Design ted, start of the top module:
module ted
(
	input         clk,				 
	input         reset,
	input  [15:0] addr_in,
	output [15:0] addr_out,
	input   [7:0] data_in,
	output  [7:0] data_out,
	input         rw,
	output        cpuclk,			 
	output  [6:0] color,				 
	output        csync,
	output reg    hsync,
	output reg    vsync,
	output reg    hblank,
	output reg    vblank_out,
	input         wide,
	output        ce_pix,
	output        irq,
	output        ba,
	output reg    cs_io,
	output reg    cs_ram,
	output reg    cs0,
	output reg    cs1,
	output reg    aec,
	output  [4:0] snd,
	output        pal,
	input   [7:0] k,
	input   [1:0] tvmode,
	output        cpuenable			 
);
clock: 3.34 ns
lec_check: 0
cap_margin: 15
core_aspect_ratio: 1.16
core_margin: 2
core_utilization: 72
cts_cluster_diameter: 395
gpl_timing_driven: 1
max_routing_layer: met5
place_density: 0.66
setup_slack_margin: 0.41
slew_margin: 20
tns_end_percent: 25
run.sh (not shown) runs the stock make flow with config.mk's settings and CLKGATE_MAP_FILE=.
The baseline went through all stages and came out clean.
Rerun with:
CAP_MARGIN = 20   (was 15)
CORE_ASPECT_RATIO = default   (was 1.16)
CORE_UTILIZATION = 14   (was 72)
CTS_CLUSTER_DIAMETER = default   (was 395)
GPL_TIMING_DRIVEN = default   (was 1)
MAX_ROUTING_LAYER = default   (was met5)
PLACE_DENSITY = default   (was 0.66)
SETUP_SLACK_MARGIN = default   (was 0.41)
TNS_END_PERCENT = default   (was 25)
clock period = 15.0 ns   (was 3.34 ns; I/O delays follow)
Result: First-iteration DRC count drops by 39%. Clock power drops by 77%. Worst setup slack improved by 7.8 ns. Cell area climbs by 5.0%. Power drops by 77%. Synthesized area is unchanged.
Rerun with:
ABC_AREA = 1   (was default)
CORE_UTILIZATION = 72   (was 14)
CTS_CLUSTER_SIZE = 98   (was default)
PLACE_DENSITY = 0.39   (was default)
clock period = 3.31 ns   (was 15.0 ns; I/O delays follow)
What happened:
- The new run completed without violations
- register-to-register slack is worse by 9.0 ns
- clock skew rose by 0.026 ns
- worst hold slack gets worse by 0.055 ns
- flip-flop count stays the same
- worst setup slack loses 7.8 ns
- power increases to 4.6 times its value
Rerun with:
ABC_AREA = default   (was 1)
CORE_UTILIZATION = 40   (was 72)
CTS_CLUSTER_SIZE = default   (was 98)
PLACE_DENSITY = default   (was 0.39)
clock period = 3.5 ns   (was 3.31 ns; I/O delays follow)
- synthesized cell count is lower by a little under a tenth
- synthesized area barely changes
- final cell count climbs slightly
- total power drops by a few percent
- via count falls by roughly a tenth
- wire length went down by a few percent
- sequential power drops by a few percent
- critical path depth is unchanged

---

Starting RTL as in the previous note.
==> flow/config.mk <==
export PLATFORM = sky130hd
export DESIGN_NAME = ted
export DESIGN_NICKNAME = ted
export VERILOG_FILES = /design/flow/design.v
export SDC_FILE = /design/flow/constraint.sdc
export NUM_CORES = 4
export LEC_CHECK = 0
export ABC_AREA = 0
export CAP_MARGIN = 15
export CORE_ASPECT_RATIO = 1.5
export CORE_MARGIN = 3
export CORE_UTILIZATION = 39
export CTS_CLUSTER_SIZE = 14
export GPL_ROUTABILITY_DRIVEN = 0
export HOLD_SLACK_MARGIN = 0.22
export MAX_ROUTING_LAYER = met4
export SLEW_MARGIN = 35
export TNS_END_PERCENT = 25
==> flow/constraint.sdc <==
create_clock -name core_clock -period 10.0 [get_ports {clk}]
set_input_delay 2.0000 -clock core_clock [delete_from_list [all_inputs] [get_ports {clk}]]
set_output_delay 2.0000 -clock core_clock [all_outputs]
set_load 0.01 [all_outputs]
The baseline passed the timing, DRC and antenna checks.
Rerun with:
ABC_AREA = 1   (was 0)
CAP_MARGIN = 20   (was 15)
CORE_ASPECT_RATIO = not set   (was 1.5)
CORE_MARGIN = 2   (was 3)
CORE_UTILIZATION = 40   (was 39)
CTS_CLUSTER_DIAMETER = 332   (was not set)
CTS_CLUSTER_SIZE = not set   (was 14)
GPL_ROUTABILITY_DRIVEN = not set   (was 0)
GPL_TIMING_DRIVEN = 0   (was not set)
HOLD_SLACK_MARGIN = not set   (was 0.22)
MAX_ROUTING_LAYER = not set   (was met4)
SETUP_SLACK_MARGIN = 1.83   (was not set)
TNS_END_PERCENT = not set   (was 25)
After rerunning:
- register-to-register slack gets better by 0.52 ns
- final cell count came out higher by roughly a tenth
- area after synthesis is about the same
- count of clock-buffer cells in the layout goes up by 40
- wire length climbs by about a fifth
- die size decreases by a few percent
- power went up by roughly a tenth
- worst hold slack degrades by 0.0075 ns
- worst setup slack loses 0.31 ns
- cell area came out higher by a few percent
- global-route usage grows by 5.4 points
Rerun with:
CORE_ASPECT_RATIO = 1.5   (was not set)
CTS_CLUSTER_DIAMETER = not set   (was 332)
CTS_CLUSTER_SIZE = 73   (was not set)
GPL_TIMING_DRIVEN = not set   (was 0)
SETUP_SLACK_MARGIN = not set   (was 1.83)
SLEW_MARGIN = 20   (was 35)
Area after synthesis is unchanged.
Combinational power goes down by about a fifth.
Worst setup slack is worse by 0.19 ns.
Design area fell by a few percent.
Clock power shrinks by roughly a tenth.
Critical path depth came out higher by 3.
Power fell by a few percent.
Sequential share of layout area came out higher by 1.1 points.
Worst hold slack got worse by 0.013 ns.
Rerun with:
ABC_AREA = 0   (was 1)
CELL_PAD_IN_SITES_GLOBAL_PLACEMENT = 0   (was not set)
CORE_ASPECT_RATIO = not set   (was 1.5)
CTS_CLUSTER_DIAMETER = 332   (was not set)
CTS_CLUSTER_SIZE = not set   (was 73)
GPL_ROUTABILITY_DRIVEN = 0   (was not set)
GPL_TIMING_DRIVEN = 0   (was not set)
HOLD_SLACK_MARGIN = -0.05   (was not set)
MAX_ROUTING_LAYER = met4   (was not set)
MIN_ROUTING_LAYER = met2   (was not set)
SETUP_SLACK_MARGIN = 1.83   (was not set)
SLEW_MARGIN = 35   (was 20)
After rerunning: The changed run did not get past 5_1_grt with GRT-0116; synthesized area stays flat; die area is about the same; synthesized cell count went down by about 8%.
Rerun with:
ABC_AREA = not set   (was 0)
CELL_PAD_IN_SITES_GLOBAL_PLACEMENT = not set   (was 0)
CTS_CLUSTER_DIAMETER = not set   (was 332)
GPL_ROUTABILITY_DRIVEN = not set   (was 0)
GPL_TIMING_DRIVEN = not set   (was 0)
HOLD_SLACK_MARGIN = not set   (was -0.05)
MAX_ROUTING_LAYER = not set   (was met4)
MIN_ROUTING_LAYER = not set   (was met2)
SETUP_SLACK_MARGIN = -0.32   (was 1.83)
SLEW_MARGIN = 20   (was 35)
clock period = 5.95 ns   (was 10.0 ns; I/O delays follow)
=> The new run finished with timing, DRC and antenna clean. Die size stays the same. Synthesized area stays the same. Synthesized cell count does not change.
Rerun with:
CORE_UTILIZATION = 72   (was 40)
CTS_CLUSTER_SIZE = 49   (was not set)
SETUP_SLACK_MARGIN = 0.58   (was -0.32)
clock period = 3.31 ns   (was 5.95 ns; I/O delays follow)
Outcome: Total power climbs by about 66%. Area after synthesis does not change. Routed wire length rises by 8.7%. Clock skew went up by 0.022 ns.

---

== juniper ==
ted again, from the RTL that the note above started with.
Settings: LEC_CHECK=0, ABC_AREA=1, CAP_MARGIN=0, CORE_ASPECT_RATIO=0.7, CORE_MARGIN=2, CORE_UTILIZATION=72, CTS_CLUSTER_DIAMETER=365, CTS_CLUSTER_SIZE=11, PLACE_DENSITY=0.39, SETUP_SLACK_MARGIN=0.99, SLEW_MARGIN=20, TNS_END_PERCENT=5; clock period 3.31 ns.
juniper finished every step from synthesis to the final layout, and the layout passed the timing, DRC and antenna checks.
#### Input delta (garnet over juniper)
# juniper
export LEC_CHECK = 0
export ABC_AREA = 1
export CAP_MARGIN = 0
export CORE_ASPECT_RATIO = 0.7
export CORE_MARGIN = 2
export CORE_UTILIZATION = 72
export CTS_CLUSTER_DIAMETER = 365
export CTS_CLUSTER_SIZE = 11
export PLACE_DENSITY = 0.39
export SETUP_SLACK_MARGIN = 0.99
export SLEW_MARGIN = 20
export TNS_END_PERCENT = 5
create_clock -name core_clock -period 3.31 [get_ports {clk}]
# garnet
export LEC_CHECK = 0
export ABC_AREA = 1
export CAP_MARGIN = 0
export CORE_ASPECT_RATIO = 0.7
export CORE_MARGIN = 2
export CORE_UTILIZATION = 72
export CTS_CLUSTER_DIAMETER = 365
export CTS_CLUSTER_SIZE = 11
export HOLD_SLACK_MARGIN = 0.29
export PLACE_DENSITY = 0.39
export SETUP_SLACK_MARGIN = 0.99
export SLEW_MARGIN = 20
export TNS_END_PERCENT = 5
create_clock -name core_clock -period 3.31 [get_ports {clk}]
### Flow results
Each of the runs, namely juniper and garnet, reached the end of the flow and came out clean. As far as number of global-route vias before repair goes, juniper and garnet are indistinguishable; the numbers are identical. The setup slack on garnet is in line with that on juniper. Changes observed in garnet relative to juniper: aggregate routed wire length about even; maximum clock frequency was more or less identical. From juniper to garnet the numbers moved as follows: maximum fanout along the worst path neither gained nor lost much; clock power share neither gained nor lost much; met2 usage neither gained nor lost much. Net switching fraction of the power came out exactly the same in garnet and juniper. Per the comparison of garnet with juniper, tap cell count comparable, sequential power share comparable. Count of cell instances traversed by the critical path came out exactly the same in garnet and juniper.
Input changes introduced in willow (baseline for comparison: garnet):
# garnet
export LEC_CHECK = 0
export ABC_AREA = 1
export CAP_MARGIN = 0
export CORE_ASPECT_RATIO = 0.7
export CORE_MARGIN = 2
export CORE_UTILIZATION = 72
export CTS_CLUSTER_DIAMETER = 365
export CTS_CLUSTER_SIZE = 11
export HOLD_SLACK_MARGIN = 0.29
export PLACE_DENSITY = 0.39
export SETUP_SLACK_MARGIN = 0.99
export SLEW_MARGIN = 20
export TNS_END_PERCENT = 5
create_clock -name core_clock -period 3.31 [get_ports {clk}]
# willow
export LEC_CHECK = 0
export CAP_MARGIN = 20
export CORE_MARGIN = 2
export CORE_UTILIZATION = 72
export SETUP_SLACK_MARGIN = 0.85
export SLEW_MARGIN = 20
create_clock -name core_clock -period 3.39 [get_ports {clk}]
## What came out
Comparing willow and garnet, synthesis-to-layout area growth is lower on garnet. From willow to garnet, flop count did not move at all. Compared willow against garnet; sequential-to-total area share from yosys stat within noise. Routed wire length is higher on garnet. Total power density per cell area in willow is 14 nW/um^2 above garnet. In willow the routed length on met3 turned out about 40% lower than in garnet. As far as chip area line of the yosys report is concerned, garnet and willow perform about the same. Vias: willow fewer than garnet. Between garnet and willow, routed length per placed instance decreased.
Setup changes, willow to onyx
# willow
export LEC_CHECK = 0
export CAP_MARGIN = 20
export CORE_MARGIN = 2
export CORE_UTILIZATION = 72
export SETUP_SLACK_MARGIN = 0.85
export SLEW_MARGIN = 20
create_clock -name core_clock -period 3.39 [get_ports {clk}]
# onyx
export LEC_CHECK = 0
export CAP_MARGIN = 20
export CORE_MARGIN = 2
export CORE_UTILIZATION = 59
export SLEW_MARGIN = 20
create_clock -name core_clock -period 5.27 [get_ports {clk}]
==> comparison <==
Non-clock buffer total of the final layout, onyx and willow: smaller value in onyx. willow → onyx: via density per instance shows a reduction of about 10%, count of nets after finishing shows a reduction of 191, layout sequential cell count shows no meaningful change. Diff willow -> onyx: total power dropped 36%, relative contribution of the clock network to total power barely changed, minimum hold slack dropped 0.064 ns, worst setup slack climbed 0.72 ns. In the flow results for onyx and willow, the static power due to leakage is smaller on onyx. Changes observed in onyx relative to willow: global-route usage now smaller, sequential share of cell area now larger.
The following lists how pepper was set up differently from onyx:
# onyx
export LEC_CHECK = 0
export CAP_MARGIN = 20
export CORE_MARGIN = 2
export CORE_UTILIZATION = 59
export SLEW_MARGIN = 20
create_clock -name core_clock -period 5.27 [get_ports {clk}]
# pepper
export LEC_CHECK = 0
export CAP_MARGIN = 20
export CORE_MARGIN = 2
export CORE_UTILIZATION = 70
export CTS_CLUSTER_SIZE = 43
export SETUP_SLACK_MARGIN = 0.87
export SLEW_MARGIN = 20
create_clock -name core_clock -period 3.49 [get_ports {clk}]
## What came out
- First-pass GRT wire length: lower on onyx
- From onyx to pepper the numbers moved as follows: met3 routed wirelength shows an increase of 38%, switching power picked up an extra about 53%, sequential share of layout area decreased 1.1 points, total chip power now larger, cell area after layout increased by about 3% relative to the old numbers.
- pepper: worst slack after detailed placement 1.0 ns below onyx
- Cmp onyx and pepper / data arrival at the endpoint of the critical path / lower: pepper
- The area growth from synthesis to layout of pepper is higher than that of onyx.
Power is estimated from default activity; no workload was simulated.
